==> v20: inputs <==
==> flow/design.v <==
`timescale 1ns / 1ps
module cordic_sin_cos
(
    input clk,
    input reset_n,
    input i_call,
    input [31:0] i_data,
    output o_done,
    output [31:0] o_cos,
    output [31:0] o_sin
);
cordic_sin_cos_core u_sin_cos (
    .clk     ( clk ),
    .reset_n ( reset_n ),
    .i_call  ( i_call ),
    .i_data  ( i_data ),
    .o_done  ( o_done ),
    .o_cos   ( o_cos ),
    .o_sin   ( o_sin )
);
endmodule
module cordic_sin_cos_core(
    clk,
    reset_n,
    i_call,
    i_data,
    o_done,
    o_cos,
    o_sin
);
     input clk;
     input reset_n;
	 input i_call; 
	 input signed [31:0] i_data;
	 output o_done;
	 output signed [31:0] o_cos;
	 output signed [31:0] o_sin;	 
	 function [31:0] atan;
	    input [3:0] idx;
	    case( idx )
	       4'd0: atan = 32'd2949120;  4'd1: atan = 32'd1740992;  4'd2: atan = 32'd919872;  4'd3: atan = 32'd466944;
	       4'd4: atan = 32'd234368;   4'd5: atan = 32'd117312;   4'd6: atan = 32'd58688;   4'd7: atan = 32'd29312;
	       4'd8: atan = 32'd14656;    4'd9: atan = 32'd7360;     4'd10: atan = 32'd3648;   4'd11: atan = 32'd1856;
	       4'd12: atan = 32'd896;     4'd13: atan = 32'd448;     4'd14: atan = 32'd256;    default: atan = 32'd128;
	    endcase
	 endfunction
	 reg signed [31:0]x,y,tx,ty,deg,rcos,rsin;
	 reg [7:0]i,seg;
	 reg isdone,isnegcos,isnegsin,isswap;
	 always @ ( posedge clk or negedge reset_n )
	 if( !reset_n )
	 begin
	    { x,y,deg,rcos,rsin } <= { 32'd0,32'd0,32'd0,32'd0,32'd0};
		i <= 8'd0;
		{ isdone,isnegcos,isnegsin,isswap } <= { 1'b0,1'b0,1'b0,1'b0 };
	 end
	 else if( i_call )
	 case( i )       
  	    0:
		begin
		   seg = i_data / 90;
		   if( seg == 0 ) 
		   begin 
		   	  deg <= i_data; 
		   	  isnegcos <= 0; 
		   	  isnegsin <= 0; 
		   	  isswap <= 0; 
		   end
		   else if( seg == 1 ) 
		   begin 
		   	  deg <= i_data - 90; 
		   	  isnegcos <= 1; 
		   	  isnegsin <= 0; 
		   	  isswap <= 1; 
		   end
		   else if( seg == 2 ) 
		   begin 
		   	  deg <= i_data - 180; 
		   	  isnegcos <= 1; 
		   	  isnegsin <= 1; 
		   	  isswap <= 0; 
		   end
		   else if( seg == 3 ) 
		   begin 
		   	  deg <= i_data - 270; 
		   	  isnegcos <= 0; 
		   	  isnegsin <= 1; 
		   	  isswap <= 1;  
		   end 
		   i <= i + 1'b1;
	    end		 
		1:
		begin 
		   x <= 32'd39797; 
		   y <= 32'd0; 
		   deg <= deg << 16; 
		   i <= i + 1'b1; 
		end					 
		2,3,4,5,6,7,8,9,10,11,12,13,14,15,16,17:
		if( deg > 0 )
		begin
		   ty = y >>> i-2;
		   tx = x >>> i-2;
		   x <= x - ty;
		   y <= y + tx;
		   deg <= deg - atan(i-2);
		   i <= i + 1'b1;
		end
		else
		begin
		   ty = y >>> i-2;
		   tx = x >>> i-2;
		   x <= x + ty ;
		   y <= y - tx ;
		   deg <= deg + atan(i-2);
		   i <= i + 1'b1;
		end
		18:
		begin 
		   {rcos,rsin} <= isswap ? { y,x } : { x,y }; 
		   i <= i + 1'b1; 
		end			
		19:
		begin 
		   isdone <= 1'b1; 
		   i <= i + 1'b1; 
		end		
		20:
		begin 
		   isdone <= 1'b0; 
		   i <= 8'd0; 
		end		   
	 endcase
	 assign o_done = isdone;
	 assign o_cos = isnegcos ? -(rcos) : rcos;
	 assign o_sin = isnegsin ? -(rsin) : rsin;
endmodule
==> flow/run.sh <==
#!/bin/bash
# the make line also repeats each setting of config.mk as NAME=value (left out here)
make -C /OpenROAD-flow-scripts/flow DESIGN_CONFIG=/design/flow/config.mk WORK_HOME=/design/flow/orfs CLKGATE_MAP_FILE= finish
==> flow/config.mk <==
export PLATFORM = sky130hd
export DESIGN_NAME = cordic_sin_cos
export DESIGN_NICKNAME = cordic_sin_cos
export VERILOG_FILES = /design/flow/design.v
export SDC_FILE = /design/flow/constraint.sdc
export NUM_CORES = 4
export LEC_CHECK = 0
export ABC_AREA = 1
export CAP_MARGIN = 20
export CORE_MARGIN = 2
export CORE_UTILIZATION = 70
export CTS_CLUSTER_DIAMETER = 375
export CTS_CLUSTER_SIZE = 100
export PLACE_DENSITY = 0.39
export SLEW_MARGIN = 20
==> flow/constraint.sdc <==
create_clock -name core_clock -period 21.6 [get_ports {clk}]
set_input_delay 4.3200 -clock core_clock [delete_from_list [all_inputs] [get_ports {clk}]]
set_output_delay 4.3200 -clock core_clock [all_outputs]
set_load 0.01 [all_outputs]
==> inputs of v21, as changes to v20 <==
Settings changed: CAP_MARGIN 20 to 0, CORE_UTILIZATION 70 to 72, CTS_CLUSTER_DIAMETER 375 to default, CTS_CLUSTER_SIZE 100 to 11, PLACE_DENSITY 0.39 to 0.43, TNS_END_PERCENT from default to 10.
==> flow/constraint.sdc (replaced) <==
create_clock -name core_clock -period 16.2 [get_ports {clk}]
set_input_delay 3.2400 -clock core_clock [delete_from_list [all_inputs] [get_ports {clk}]]
set_output_delay 3.2400 -clock core_clock [all_outputs]
set_load 0.01 [all_outputs]
==> inputs of v22, as changes to v20 <==
Settings changed: ABC_AREA 1 to default, CORE_UTILIZATION 70 to 59, CTS_CLUSTER_DIAMETER 375 to 368, CTS_CLUSTER_SIZE 100 to 98, PLACE_DENSITY 0.39 to default, SETUP_SLACK_MARGIN from default to -0.62.
==> flow/constraint.sdc (replaced) <==
create_clock -name core_clock -period 16.5 [get_ports {clk}]
set_input_delay 3.3000 -clock core_clock [delete_from_list [all_inputs] [get_ports {clk}]]
set_output_delay 3.3000 -clock core_clock [all_outputs]
set_load 0.01 [all_outputs]
==> comparison table <==
metric                                                                      v22                   v21                   v20
Result of the run                                               failed layout checks  failed layout checks  failed layout checks
Reasons for failing layout checks                          negative setup slack  negative setup slack  negative setup slack
# Taps                                                                      615                   518                   532
Final-stage net count                                                      4704                  5064                  4839
Maximum fanout along the worst path                                           9                     8                     8
Mean instance size in the synthesized netlist                          7.26 um2              6.33 um2              6.33 um2
Placeable core region                                                0.0475 mm2            0.0389 mm2            0.0406 mm2
Clock insertion delay at the later pin of the skew report               0.48 ns               0.48 ns               0.46 ns
Area after DPL                                                       0.0353 mm2            0.0326 mm2            0.0302 mm2
Tally of non-filler cells in the final layout                              5189                  5451                  5242
Overall fraction of global-route tracks in use                            41.9%                 49.8%                 42.5%
Cell count after synthesis                                                 3904                  4518                  4518
Vias in the first global route                                            33800                 33100                 28700
Routed wire length                                                    110000 um             117000 um             102000 um
Setup repair bufs after CTS                                                  38                    21                    13
